## the baseline
## cfs_aligner
  module cfs_aligner#(
    parameter ALGN_DATA_WIDTH = 32,
    parameter FIFO_DEPTH      = 8,
    localparam int unsigned APB_ADDR_WIDTH    = 16,
    localparam int unsigned APB_DATA_WIDTH    = 32,
    localparam int unsigned ALGN_OFFSET_WIDTH = ALGN_DATA_WIDTH <= 8 ? 1 : $clog2(ALGN_DATA_WIDTH/8),
    localparam int unsigned ALGN_SIZE_WIDTH   = $clog2(ALGN_DATA_WIDTH/8)+1
  ) (
    input wire clk,
    input wire reset_n,
    input wire[APB_ADDR_WIDTH-1:0]    paddr,
    input wire                        pwrite,
    input wire                        psel,
    input wire                        penable,
    input wire[APB_DATA_WIDTH-1:0]    pwdata,
    output wire                       pready,
    output reg[APB_DATA_WIDTH-1:0]    prdata,
    output reg                        pslverr,
    input                             md_rx_valid,
    input[ALGN_DATA_WIDTH-1:0]        md_rx_data,
    input[ALGN_OFFSET_WIDTH-1:0]      md_rx_offset,
    input[ALGN_SIZE_WIDTH-1:0]        md_rx_size,
    output reg                        md_rx_ready,
    output reg                        md_rx_err,
    output reg                        md_tx_valid,
    output reg[ALGN_DATA_WIDTH-1:0]   md_tx_data,
    output reg[ALGN_OFFSET_WIDTH-1:0] md_tx_offset,
    output reg[ALGN_SIZE_WIDTH-1:0]   md_tx_size,
    input                             md_tx_ready,
    input                             md_tx_err,
    output reg                        irq
  );
For scale: about 3500 cells after synthesis, roughly 750 flip-flops, about 36000 um^2 of cells after synthesis.
Settings: LEC_CHECK=0, ABC_AREA=1, CAP_MARGIN=20, CORE_MARGIN=2, CORE_UTILIZATION=72, CTS_CLUSTER_DIAMETER=347, CTS_CLUSTER_SIZE=10, PLACE_DENSITY=0.89, SLEW_MARGIN=20; clock period 3.98 ns.
run.sh (not shown) runs the stock make flow with config.mk's settings and CLKGATE_MAP_FILE=.
The baseline: GRT-0232 in global routing (5_1_grt) -> run aborted
Modified inputs, the candidate compared to the baseline
- changing CTS_CLUSTER_SIZE from 10 to 49
- removing CTS_CLUSTER_DIAMETER (formerly 347)
- removing PLACE_DENSITY (formerly 0.89)
- removing ABC_AREA (formerly 1)
- setting SETUP_SLACK_MARGIN to 1.14 for the first time
- changing the clock period (ns, I/O delays scaled along) from 3.98 to 4.98
--- outcome ---
The candidate ends up with a die width that is 1.2 um lower than in the baseline. Among the baseline and the candidate, the run that stopped before the end is the baseline, and it is the only one. For the baseline, the flow was terminated by a tool error in global routing (5_1_grt) and produced no final design. Between the candidate and the baseline, distinct cell type count of the synthesized netlist is higher for the candidate, the baseline comes in under that. The baseline -> the candidate: fraction of the mapped netlist area in adder cells flat. Per the comparison of the candidate with the baseline, floorplan-stage core utilization moved down; synthesized cell count moved down; chip area moved down; yosys synthesis chip area moved down. Compared with the baseline, the candidate shows placement-stage cell area that has gone down by a few percent.

* * *

Starting RTL as in the previous note.
export LEC_CHECK = 0
export ABC_AREA = 0
export CAP_MARGIN = 10
export CELL_PAD_IN_SITES_DETAIL_PLACEMENT = 1
export CORE_MARGIN = 2
export CORE_UTILIZATION = 35
export CTS_CLUSTER_SIZE = 41
export GPL_ROUTABILITY_DRIVEN = 1
export GPL_TIMING_DRIVEN = 1
export PLACE_DENSITY_LB_ADDON = 0.1
export SETUP_SLACK_MARGIN = -1.0
export SLEW_MARGIN = 25
create_clock -name core_clock -period 10.4 [get_ports {clk}]
Then changed:
- ABC_AREA: 0 -> default
- CAP_MARGIN: 10 -> 20
- CELL_PAD_IN_SITES_DETAIL_PLACEMENT: 1 -> default
- CORE_UTILIZATION: 35 -> 63
- CTS_CLUSTER_SIZE: 41 -> default
- GPL_ROUTABILITY_DRIVEN: 1 -> default
- GPL_TIMING_DRIVEN: 1 -> default
- PLACE_DENSITY_LB_ADDON: 0.1 -> default
- SETUP_SLACK_MARGIN: -1.0 -> default
- SLEW_MARGIN: 25 -> 20
- clock period: 10.4 -> 4.98 ns (I/O delays scaled with it)
Effect: Die size came out lower by well over a third. Clock skew hardly moves. Cell area came out higher by a few percent. Via count came out higher by a few percent. Setup slack got worse by 1.4 ns. Global-route usage came out higher by 13 points. Hold slack got worse by 0.055 ns. First-iteration DRC count came out higher by well over a third.

* * *

Starting RTL as in the previous note.
==> flow/config.mk <==
export PLATFORM = sky130hd
export DESIGN_NAME = cfs_aligner
export DESIGN_NICKNAME = cfs_aligner
export VERILOG_FILES = /design/flow/design.v
export SDC_FILE = /design/flow/constraint.sdc
export NUM_CORES = 4
export LEC_CHECK = 0
export CAP_MARGIN = 10
export CORE_ASPECT_RATIO = 0.52
export CORE_MARGIN = 9
export CORE_UTILIZATION = 64
export CTS_CLUSTER_SIZE = 57
export MAX_ROUTING_LAYER = met5
export PLACE_DENSITY_LB_ADDON = 0.02
export SETUP_SLACK_MARGIN = 0.49
export SLEW_MARGIN = 20
export TNS_END_PERCENT = 75
==> flow/constraint.sdc <==
create_clock -name core_clock -period 6.78 [get_ports {clk}]
set_input_delay 1.3560 -clock core_clock [delete_from_list [all_inputs] [get_ports {clk}]]
set_output_delay 1.3560 -clock core_clock [all_outputs]
set_load 0.01 [all_outputs]
Then changed:
Settings changed: CAP_MARGIN 10 to 20, CORE_ASPECT_RATIO 0.52 to default, CORE_MARGIN 9 to 2, CORE_UTILIZATION 64 to 40, CTS_CLUSTER_SIZE 57 to default, MAX_ROUTING_LAYER met5 to default, PLACE_DENSITY_LB_ADDON 0.02 to default, SETUP_SLACK_MARGIN 0.49 to default, TNS_END_PERCENT 75 to default.
Clock period 6.78 ns to 10.0 ns, I/O delays scaled along.
What happened:
- via count falls by 6.4%
- global-route usage went down by 11 points
- clock-buffer cell count increases by 37
- cell area grows by 1.8%
Then changed:
Settings changed: CORE_UTILIZATION 40 to 66, CTS_CLUSTER_SIZE from default to 40.
Clock period 10.0 ns to 5.84 ns, I/O delays scaled along.
What happened: Die size decreases by about 40%. Clock skew decreases by 21 ps. Final area decreases by about 1%.

* * *

cfs_aligner again, from the RTL that the note above started with.
export LEC_CHECK = 0
export CAP_MARGIN = 5
export CORE_MARGIN = 8
export CORE_UTILIZATION = 31
export HOLD_SLACK_MARGIN = 0.03
export PLACE_DENSITY_LB_ADDON = 0.21
export SETUP_SLACK_MARGIN = 1.4
export SLEW_MARGIN = 40
create_clock -name core_clock -period 7.08 [get_ports {clk}]
The baseline ran to the end with no violations.
Rerun with:
ABC_AREA = 1   (was default)
CAP_MARGIN = 20   (was 5)
CORE_MARGIN = 2   (was 8)
CORE_UTILIZATION = 68   (was 31)
HOLD_SLACK_MARGIN = default   (was 0.03)
PLACE_DENSITY_LB_ADDON = default   (was 0.21)
SETUP_SLACK_MARGIN = 1.33   (was 1.4)
SLEW_MARGIN = 5   (was 40)
clock period = 5.68 ns   (was 7.08 ns; I/O delays follow)
Result:
- cell count goes down by 0.37%
- synthesized area rose by 1.1%
- first-iteration DRC count grows by 82%
- critical path depth rises by 5
- worst setup slack gets worse by 510 ps
- wire length came out higher by 3.1%
- via count increases by 19%
Rerun with:
ABC_AREA = default   (was 1)
CORE_UTILIZATION = 72   (was 68)
CTS_CLUSTER_SIZE = 40   (was default)
PLACE_DENSITY = 0.66   (was default)
SETUP_SLACK_MARGIN = default   (was 1.33)
SLEW_MARGIN = 20   (was 5)
clock period = 4.81 ns   (was 5.68 ns; I/O delays follow)
Effect: The new run finished but failed the layout checks on negative setup slack; routed wire length increases by 20%; hold slack got worse by 190 ps; area after synthesis went down by 1.1%; die area came out lower by 6.5%; via count rose by 4.3%; core utilization goes up by 5.9 points.
Rerun with:
CORE_UTILIZATION = 66   (was 72)
CTS_CLUSTER_SIZE = default   (was 40)
PLACE_DENSITY = default   (was 0.66)
clock period = 4.98 ns   (was 4.81 ns; I/O delays follow)
Result: The changed run finished but fails on negative setup slack; final cell count fell by 1.4%; design area fell by 2.3%; clock skew fell by 32 ps; wire length fell by 25%.

* * *

Starting RTL as in the previous note.
## cfs_aligner
  module cfs_aligner#(
    parameter ALGN_DATA_WIDTH = 32,
    parameter FIFO_DEPTH      = 8,
    localparam int unsigned APB_ADDR_WIDTH    = 16,
    localparam int unsigned APB_DATA_WIDTH    = 32,
    localparam int unsigned ALGN_OFFSET_WIDTH = ALGN_DATA_WIDTH <= 8 ? 1 : $clog2(ALGN_DATA_WIDTH/8),
    localparam int unsigned ALGN_SIZE_WIDTH   = $clog2(ALGN_DATA_WIDTH/8)+1
  ) (
    input wire clk,
    input wire reset_n,
    input wire[APB_ADDR_WIDTH-1:0]    paddr,
    input wire                        pwrite,
    input wire                        psel,
    input wire                        penable,
    input wire[APB_DATA_WIDTH-1:0]    pwdata,
    output wire                       pready,
    output reg[APB_DATA_WIDTH-1:0]    prdata,
    output reg                        pslverr,
    input                             md_rx_valid,
    input[ALGN_DATA_WIDTH-1:0]        md_rx_data,
    input[ALGN_OFFSET_WIDTH-1:0]      md_rx_offset,
    input[ALGN_SIZE_WIDTH-1:0]        md_rx_size,
    output reg                        md_rx_ready,
    output reg                        md_rx_err,
    output reg                        md_tx_valid,
    output reg[ALGN_DATA_WIDTH-1:0]   md_tx_data,
    output reg[ALGN_OFFSET_WIDTH-1:0] md_tx_offset,
    output reg[ALGN_SIZE_WIDTH-1:0]   md_tx_size,
    input                             md_tx_ready,
    input                             md_tx_err,
    output reg                        irq
  );
export LEC_CHECK = 0
export ABC_AREA = 0
export CAP_MARGIN = 35
export CELL_PAD_IN_SITES_GLOBAL_PLACEMENT = 2
export CORE_ASPECT_RATIO = 0.66
export CORE_MARGIN = 2
export CORE_UTILIZATION = 33
export HOLD_SLACK_MARGIN = 0.02
export MAX_ROUTING_LAYER = met5
export MIN_ROUTING_LAYER = met2
export PLACE_DENSITY_LB_ADDON = 0.13
export SLEW_MARGIN = 20
export TNS_END_PERCENT = 50
create_clock -name core_clock -period 13.9 [get_ports {clk}]
Next try:
Settings changed: ABC_AREA 0 to default, CAP_MARGIN 35 to 20, CELL_PAD_IN_SITES_GLOBAL_PLACEMENT 2 to default, CORE_ASPECT_RATIO 0.66 to default, CORE_UTILIZATION 33 to 72, CTS_CLUSTER_SIZE from default to 48, HOLD_SLACK_MARGIN 0.02 to default, MAX_ROUTING_LAYER met5 to default, MIN_ROUTING_LAYER met2 to default, PLACE_DENSITY_LB_ADDON 0.13 to default, SETUP_SLACK_MARGIN from default to -0.35, TNS_END_PERCENT 50 to default.
Clock period 13.9 ns to 4.84 ns, I/O delays scaled along.
What happened: Now the flow ran to the end with violations: setup timing; via count drops by roughly a tenth; cell count drops by roughly a tenth; worst setup slack got worse by 4.1 ns; die size drops by well over a third; synthesized area does not change; sequential cell count is unchanged; wire length climbs slightly; core utilization climbs by 47 points; global-route usage climbs by 15 points.
Next try:
Settings changed: ABC_AREA from default to 0, CAP_MARGIN 20 to 10, CELL_PAD_IN_SITES_DETAIL_PLACEMENT from default to 0, CTS_CLUSTER_DIAMETER from default to 29, CTS_CLUSTER_SIZE 48 to 41, GPL_ROUTABILITY_DRIVEN from default to 1, GPL_TIMING_DRIVEN from default to 1, PLACE_DENSITY from default to 0.66, SETUP_SLACK_MARGIN -0.35 to 1.42, SLEW_MARGIN 20 to 35.
The changed run stopped in global routing with GRT-0232.
Synthesized cell count is unchanged.
Die size does not change.
Synthesized area is unchanged.
Next try:
Settings changed: ABC_AREA 0 to 1, CAP_MARGIN 10 to 20, CELL_PAD_IN_SITES_DETAIL_PLACEMENT 0 to default, CTS_CLUSTER_DIAMETER 29 to default, CTS_CLUSTER_SIZE 41 to default, GPL_ROUTABILITY_DRIVEN 1 to default, GPL_TIMING_DRIVEN 1 to default, PLACE_DENSITY 0.66 to default, SETUP_SLACK_MARGIN 1.42 to default, SLEW_MARGIN 35 to 40.
Clock period 4.84 ns to 5.68 ns, I/O delays scaled along.
=> With this change the flow ran to the end with no violations. Area after synthesis rose slightly. Die area rose slightly. Synthesized cell count is higher by a quarter to a third.
Next try:
Settings changed: MAX_ROUTING_LAYER from default to met4, PLACE_DENSITY from default to 0.64, SLEW_MARGIN 40 to 5.
Global-route usage fell by 0.49 points.
Non-clock buffer count shrinks by 2.
Next try:
Settings changed: ABC_AREA 1 to default, CTS_CLUSTER_DIAMETER from default to 26, CTS_CLUSTER_SIZE from default to 49, MAX_ROUTING_LAYER met4 to default, SETUP_SLACK_MARGIN from default to 1.14, SLEW_MARGIN 5 to 20.
Clock period 5.68 ns to 4.98 ns, I/O delays scaled along.
Result: The changed run stopped in global routing, error GRT-0116. Area after synthesis decreases by 1.1%. Die area decreases by 1.1%. Synthesized cell count decreases by 21%.
